## job 2711
// ieee754multiplier
module ieee754multiplier (
    input logic clk, rst_n,
    input logic [31:0] a_i,
    input logic [31:0] b_i,
    input logic start_i,
    output logic done_o,
    output logic nan_o,
    output logic inifinit_o,
    output logic overflow_o,
    output logic underflow_o,
    output logic [31:0] product_o
);
typedef enum logic[1:0] {
    INITIAL_STATE = 2'b00,
    MULTIPLY_STEP = 2'b01,
    RESULT_VERIFICATION_STEP = 2'b10,
    DONE = 2'b11
} MULTIPLIER_FSM_STATE;
MULTIPLIER_FSM_STATE current_state;
logic [31:0] a_r, b_r;  
logic signal_a, signal_b;
logic [7:0] exponent_a, exponent_b;
logic [23:0] mantissa_a, mantissa_b;  
logic [47:0] mantissa_temp;
logic [9:0] exponent_temp;
logic [31:0] product_r;      
logic [1:0]  exponent_hi_r;  
always_comb begin : MULTIPLIER_COMB_BLOCK
    signal_a = a_r[31];  
    signal_b = b_r[31];  
    exponent_a = a_r[30:23];  
    exponent_b = b_r[30:23];  
    mantissa_a[23] = 1;
    mantissa_a[22:0] = a_r[22:0];   
    mantissa_b[23] = 1;
    mantissa_b[22:0] = b_r[22:0];   
    if (mantissa_a[22-:23] == 0 || mantissa_b[22-:23] == 0) begin  
        mantissa_temp = 0;  
        exponent_temp = 0;  
    end else begin
        mantissa_temp = mantissa_a * mantissa_b;  
        exponent_temp = exponent_a + exponent_b - 127;  
        if (mantissa_temp[47] == 1) begin  
            mantissa_temp = mantissa_temp >> 1;  
            exponent_temp = exponent_temp + 1;  
        end
    end
end
always_ff @(posedge clk, negedge rst_n) begin : MULTIPLIER_FF_BLOCK
    if(!rst_n) begin
        current_state <= INITIAL_STATE;
        a_r <= 32'b0;
        b_r <= 32'b0;
        product_r <= 32'b0;
        exponent_hi_r <= 2'b0;
        done_o <= 1'b0;
        nan_o <= 1'b0;
        inifinit_o <= 1'b0;
  ...
Size: about 140 flip-flops, ~100 I/O pins.
clock: 6.32 ns
lec_check: 0
abc_area: 1
cap_margin: 5
core_margin: 2
core_utilization: 72
cts_cluster_size: 10
hold_slack_margin: 0.29
place_density: 0.38
setup_slack_margin: 1.89
slew_margin: 20
tns_end_percent: 10
run.sh (not shown) runs the stock make flow with config.mk's settings and CLKGATE_MAP_FILE=.
Job 2711 | ERROR | 5_1_grt
The following lists how job 2410 was set up differently from job 2711:
- clearing TNS_END_PERCENT, which used to be 10
- swapping 5 for 15 in CAP_MARGIN
- clearing PLACE_DENSITY, which used to be 0.38
- swapping 1.89 for 0.58 in SETUP_SLACK_MARGIN
- clearing HOLD_SLACK_MARGIN, which used to be 0.29
- swapping 6.32 for 8.2 in the clock period (ns, I/O delays scaled along)
## What came out
Diff job 2711 -> job 2410: area after synthesis neither gained nor lost much, post-CTS resize count lost 97, summed standard-cell area reported by yosys neither gained nor lost much, placed instance count lost 196. Worst slack after detailed placement is higher on job 2410. | post-placement cell area | job 2410 vs job 2711 | 7.0% lower |. Every stage of the flow completed for job 2410, and the final layout passed the timing, design-rule and antenna checks. As far as number of I/O port buffers goes, job 2410 and job 2711 are indistinguishable; the numbers are identical. Job 2410: final estimated routing congestion in global placement about 3.8% above job 2711. As far as area fraction in compound gates after synthesis goes, job 2410 and job 2711 are indistinguishable; the numbers are identical. Per the comparison of job 2410 with job 2711, synthesized cell count did not really move, async set-or-reset flop fraction in the synthesized netlist did not really move.
Input-level comparison between job 3541 and job 2410:
- CTS_CLUSTER_SIZE removed (was 10)
- CAP_MARGIN changed from 15 to 20
- SETUP_SLACK_MARGIN removed (was 0.58)
- ABC_AREA removed (was 1)
- CORE_UTILIZATION changed from 72 to 50
- the clock period (ns, I/O delays scaled along) changed from 8.2 to 8.35
[summary]
- Looking at uppermost metal layer occupied by signal nets, the met4 result is from job 2410; the met5 one comes from job 3541.
- Looking at required time of the critical path across job 3541 and job 2410, the one that comes out lower is job 2410.
- When the final numbers for job 3541 and job 2410 were put side by side, the chip area turned out to be greater in job 3541.
- Summary of job 3541 over job 2410: fmax dropped about 5%, via count of the first global-routing pass went down 3797.
- On worst setup slack, job 3541 does worse than job 2410.
Input-level comparison between job 7272 and job 3541:
- swapping 50 for 72 in CORE_UTILIZATION
- swapping 20 for 0 in CAP_MARGIN
- swapping 8.35 for 6.22 in the clock period (ns, I/O delays scaled along)
## What came out
Re minimum clock period after layout: job 3541 and job 7272 aren't equal, and the higher value belongs to job 3541.
Summary — overall chip area, job 7272 relative to job 3541: lower, by 0.015 mm2.
Layout checks on job 7272: not met. Flow itself completed; violations: negative setup slack.

* * *

Starting RTL as in the previous note.
clock: 6.32 ns
lec_check: 0
cap_margin: 5
core_margin: 2
core_utilization: 69
place_density: 0.38
slew_margin: 20
tns_end_percent: 10
The starting point finished but fails on negative setup slack.
Rerun with:
ABC_AREA = 1   (was not set)
CTS_CLUSTER_SIZE = 10   (was not set)
SETUP_SLACK_MARGIN = 1.89   (was not set)
- The new run reached the layout checks and failed them: negative setup slack
- clock skew stays flat
- count of clock-buffer cells in the layout is unchanged
- final cell count climbs by 22%
- non-clock buffer count drops by 116
Rerun with:
ABC_AREA = not set   (was 1)
CAP_MARGIN = 0   (was 5)
CORE_UTILIZATION = 72   (was 69)
CTS_CLUSTER_SIZE = not set   (was 10)
PLACE_DENSITY = not set   (was 0.38)
SETUP_SLACK_MARGIN = 1.85   (was 1.89)
clock period = 6.22 ns   (was 6.32 ns; I/O delays follow)
What happened: The new run completed and failed the layout checks on negative setup slack. Design area drops by a few percent. Global-route usage climbs by 1.1 points. Via count drops by about a fifth. Wire length drops by roughly a tenth.
Rerun with:
CAP_MARGIN = 20   (was 0)
CORE_UTILIZATION = 50   (was 72)
SETUP_SLACK_MARGIN = not set   (was 1.85)
TNS_END_PERCENT = not set   (was 10)
clock period = 9.0 ns   (was 6.22 ns; I/O delays follow)
After rerunning: This time the run finished clean; non-clock buffer count falls by 276; die area rises by 43%; count of clock-buffer cells in the layout rises by 1; worst hold slack degrades by 0.017 ns; worst setup slack improves by 1.7 ns; register-to-register slack improves by 1.7 ns; routed wire length falls by 11%; clock skew stays flat.
Rerun with:
ABC_AREA = 1   (was not set)
CELL_PAD_IN_SITES_DETAIL_PLACEMENT = 1   (was not set)
CORE_UTILIZATION = 25   (was 50)
GPL_ROUTABILITY_DRIVEN = 0   (was not set)
GPL_TIMING_DRIVEN = 1   (was not set)
SETUP_SLACK_MARGIN = 1.76   (was not set)
TNS_END_PERCENT = 35   (was not set)
Outcome: Cell area increases by 9.2%; register-to-register slack improved by 1.3 ns; count of clock-buffer cells in the layout stays the same; worst setup slack improved by 1.3 ns; sequential share of layout area decreases by 0.95 points; cell count increases by about 45%; wire length increases by about 20%.

* * *

== try-quartz ==
The RTL this note starts from:
==> flow/design.v <==
module ieee754multiplier (
    input logic clk, rst_n,
    input logic [31:0] a_i,
    input logic [31:0] b_i,
    input logic start_i,
    output logic done_o,
    output logic nan_o,
    output logic inifinit_o,
    output logic overflow_o,
    output logic underflow_o,
    output logic [31:0] product_o
);
typedef enum logic[1:0] {
    INITIAL_STATE = 2'b00,
    MULTIPLY_STEP = 2'b01,
    RESULT_VERIFICATION_STEP = 2'b10,
    DONE = 2'b11
} MULTIPLIER_FSM_STATE;
MULTIPLIER_FSM_STATE current_state;
logic [31:0] a_r, b_r;  
logic signal_a, signal_b;
logic [7:0] exponent_a, exponent_b;
logic [23:0] mantissa_a, mantissa_b;  
logic [47:0] mantissa_temp;
logic [9:0] exponent_temp;
logic [31:0] product_r;      
logic [1:0]  exponent_hi_r;  
always_comb begin : MULTIPLIER_COMB_BLOCK
    signal_a = a_r[31];  
    signal_b = b_r[31];  
    exponent_a = a_r[30:23];  
    exponent_b = b_r[30:23];  
    mantissa_a[23] = 1;
    mantissa_a[22:0] = a_r[22:0];   
    mantissa_b[23] = 1;
    mantissa_b[22:0] = b_r[22:0];   
    if (mantissa_a[22-:23] == 0 || mantissa_b[22-:23] == 0) begin  
        mantissa_temp = 0;  
        exponent_temp = 0;  
    end else begin
        mantissa_temp = mantissa_a * mantissa_b;  
        exponent_temp = exponent_a + exponent_b - 127;  
        if (mantissa_temp[47] == 1) begin  
            mantissa_temp = mantissa_temp >> 1;  
            exponent_temp = exponent_temp + 1;  
        end
    end
end
always_ff @(posedge clk, negedge rst_n) begin : MULTIPLIER_FF_BLOCK
    if(!rst_n) begin
        current_state <= INITIAL_STATE;
        a_r <= 32'b0;
        b_r <= 32'b0;
        product_r <= 32'b0;
        exponent_hi_r <= 2'b0;
        done_o <= 1'b0;
        nan_o <= 1'b0;
        inifinit_o <= 1'b0;
        overflow_o <= 1'b0;
        underflow_o <= 1'b0;
        product_o <= 32'b0;
    end else begin
        case (current_state)
            INITIAL_STATE, DONE: begin
                done_o <= 1'b0;
                if (start_i) begin
                    a_r <= a_i;
                    b_r <= b_i;
                    current_state <= MULTIPLY_STEP;
                end else begin
                    current_state <= INITIAL_STATE;
                end
            end
            MULTIPLY_STEP: begin
                product_r[31] <= signal_a ^ signal_b;  
                product_r[30:23] <= exponent_temp[7:0];  
                product_r[22:0] <= mantissa_temp[45:23];  
                exponent_hi_r <= exponent_temp[9:8];
                current_state <= RESULT_VERIFICATION_STEP;
            end
            RESULT_VERIFICATION_STEP: begin
                nan_o <= 1'b0;
                inifinit_o <= 1'b0;
                overflow_o <= 1'b0;
                underflow_o <= 1'b0;
                product_o <= product_r;
                if (product_r[30:23] == 8'hFF && product_r[22:0] != 23'b00) begin
                    nan_o <= 1'b1;
                    product_o <= 32'b00;
                end else if (product_r[30:23] == 8'b11111111 && product_r[22:0] == 23'b0) begin
                    inifinit_o <= 1'b1;
                end else if (exponent_hi_r[0] == 1'b1 || exponent_hi_r[1] == 1'b1) begin
                    overflow_o <= 1'b1;
                    product_o <= 32'h7FFFFFFF;
                end else if (product_r[30:23] == 8'b00000000) begin
                    underflow_o <= 1'b1;
                    product_o <= 32'b00;
                end
                done_o <= 1'b1;
                current_state <= DONE;
            end
        endcase
    end
end
endmodule
clock: 14.2 ns
lec_check: 0
cap_margin: 0
cell_pad_in_sites_detail_placement: 0
core_aspect_ratio: 0.93
core_margin: 2
core_utilization: 72
cts_cluster_diameter: 308
cts_cluster_size: 14
gpl_timing_driven: 1
max_routing_layer: met5
setup_slack_margin: 3.73
slew_margin: 25
[inputs] try-sierra vs try-quartz
Settings: putting PLACE_DENSITY_LB_ADDON at 0.11 where nothing was set; swapping 0 for 40 in CAP_MARGIN; swapping 72 for 69 in CORE_UTILIZATION; swapping 3.73 for 1.16 in SETUP_SLACK_MARGIN; swapping 14.2 for 7.61 in the clock period (ns, I/O delays scaled along).
==> results <==
- Looking at the reports, try-sierra completed the entire flow and the layout it produced met the timing, design-rule and antenna checks.
- The initial core utilization of try-sierra falls short of that of try-quartz by 2.6 points.
- | utilization | higher: try-sierra |
- Delta (try-sierra minus try-quartz): post-route cell area higher, achievable frequency shows an increase of 21%.
- Post-route minimum period (lower): try-sierra
Input changes introduced in try-fjord (baseline for comparison: try-sierra):
Settings: CORE_UTILIZATION changed from 69 to 72; PLACE_DENSITY_LB_ADDON removed (was 0.11); SETUP_SLACK_MARGIN changed from 1.16 to -0.88; CAP_MARGIN changed from 40 to 0; the clock period (ns, I/O delays scaled along) changed from 7.61 to 14.2.
### Flow results
Compared with try-sierra, try-fjord shows a lower hold slack. [compare] base=try-sierra new=try-fjord: setup slack of the critical path after layout +5120 ps; area share of buffers outside the clock network -5.6 points.
The inputs of try-maple differ from those of try-fjord as listed below.
Settings: CAP_MARGIN now 40, was 0; CTS_CLUSTER_DIAMETER now 242, was 308; PLACE_DENSITY_LB_ADDON now 0.03, previously not set; SETUP_SLACK_MARGIN now 1.16, was -0.88; CTS_CLUSTER_SIZE now 21, was 14; the clock period (ns, I/O delays scaled along) now 7.59, was 14.2.
Results
Clock period minus final worst setup slack: try-maple lower than try-fjord
On design area: try-maple sits above try-fjord.
What try-fjord reported for worst reg-to-reg path cell count has to be multiplied by 1.12 to get the figure for try-maple.
try-maple vs try-fjord, instance count: try-maple higher
Compare try-fjord and try-maple | critical path depth lower: try-fjord
Post-cts gate resize count: try-maple > try-fjord
Count of library flops with an enable pin: try-fjord vs try-maple — no meaningful difference
Side by side, last weighted congestion value of the routability-driven placer turned out higher in try-maple than in try-fjord.
#### Input delta (try-onyx over try-maple)
Settings: changing CTS_CLUSTER_DIAMETER from 242 to 308; changing CORE_UTILIZATION from 72 to 32; removing PLACE_DENSITY_LB_ADDON (formerly 0.03); changing CTS_CLUSTER_SIZE from 21 to 14; setting PLACE_DENSITY to 0.48 for the first time; changing the clock period (ns, I/O delays scaled along) from 7.59 to 9.79.
### Flow results
Looking at count of plain and timing-repair buffers, try-onyx sits about 46% lower than try-maple does.
Taking try-onyx as 1.0, try-maple lands at 1.14 on maximum number of pins on one net before global-route repair.
In the reports for try-onyx and try-maple, the smaller number of filler cells placed in the layout belongs to try-maple.
[compare] base=try-maple new=try-onyx: critical path depth fell 17%; worst hold-check slack fell 16 ps; first-pass GRT wire length fell 3700 um; slew at the pin closest to its max-slew limit rose 28 ps.
The endpoint of the most critical setup path comes out product_r[8] in one run and exponent_hi_r[1] in the other, namely in try-onyx and try-maple respectively.
Looking at number of detailed-route iterations in the first pass, try-onyx sits 1 lower than try-maple does.
[try-onyx] maximum frequency fell 0.013 GHz relative to try-maple
> inputs changed (try-onyx -> try-indigo)
Settings: SETUP_SLACK_MARGIN changed from 1.16 to -0.97; CORE_UTILIZATION changed from 32 to 72; CTS_CLUSTER_SIZE changed from 14 to 99.
--- outcome ---
Non-clock buffer share of cell area: try-indigo vs try-onyx, no meaningful difference
Compared with try-onyx, die area in try-indigo decreased by more than half.
Compared with try-onyx, try-indigo shows a higher proportion of cell area occupied by registers.
Relative area change from synthesis to final layout in try-indigo vs try-onyx: down 3.1 points
Non-clock buffer count for try-indigo: 12 down relative to try-onyx
The minimum clock period reported for try-indigo is greater than that of try-onyx by 200 ps.
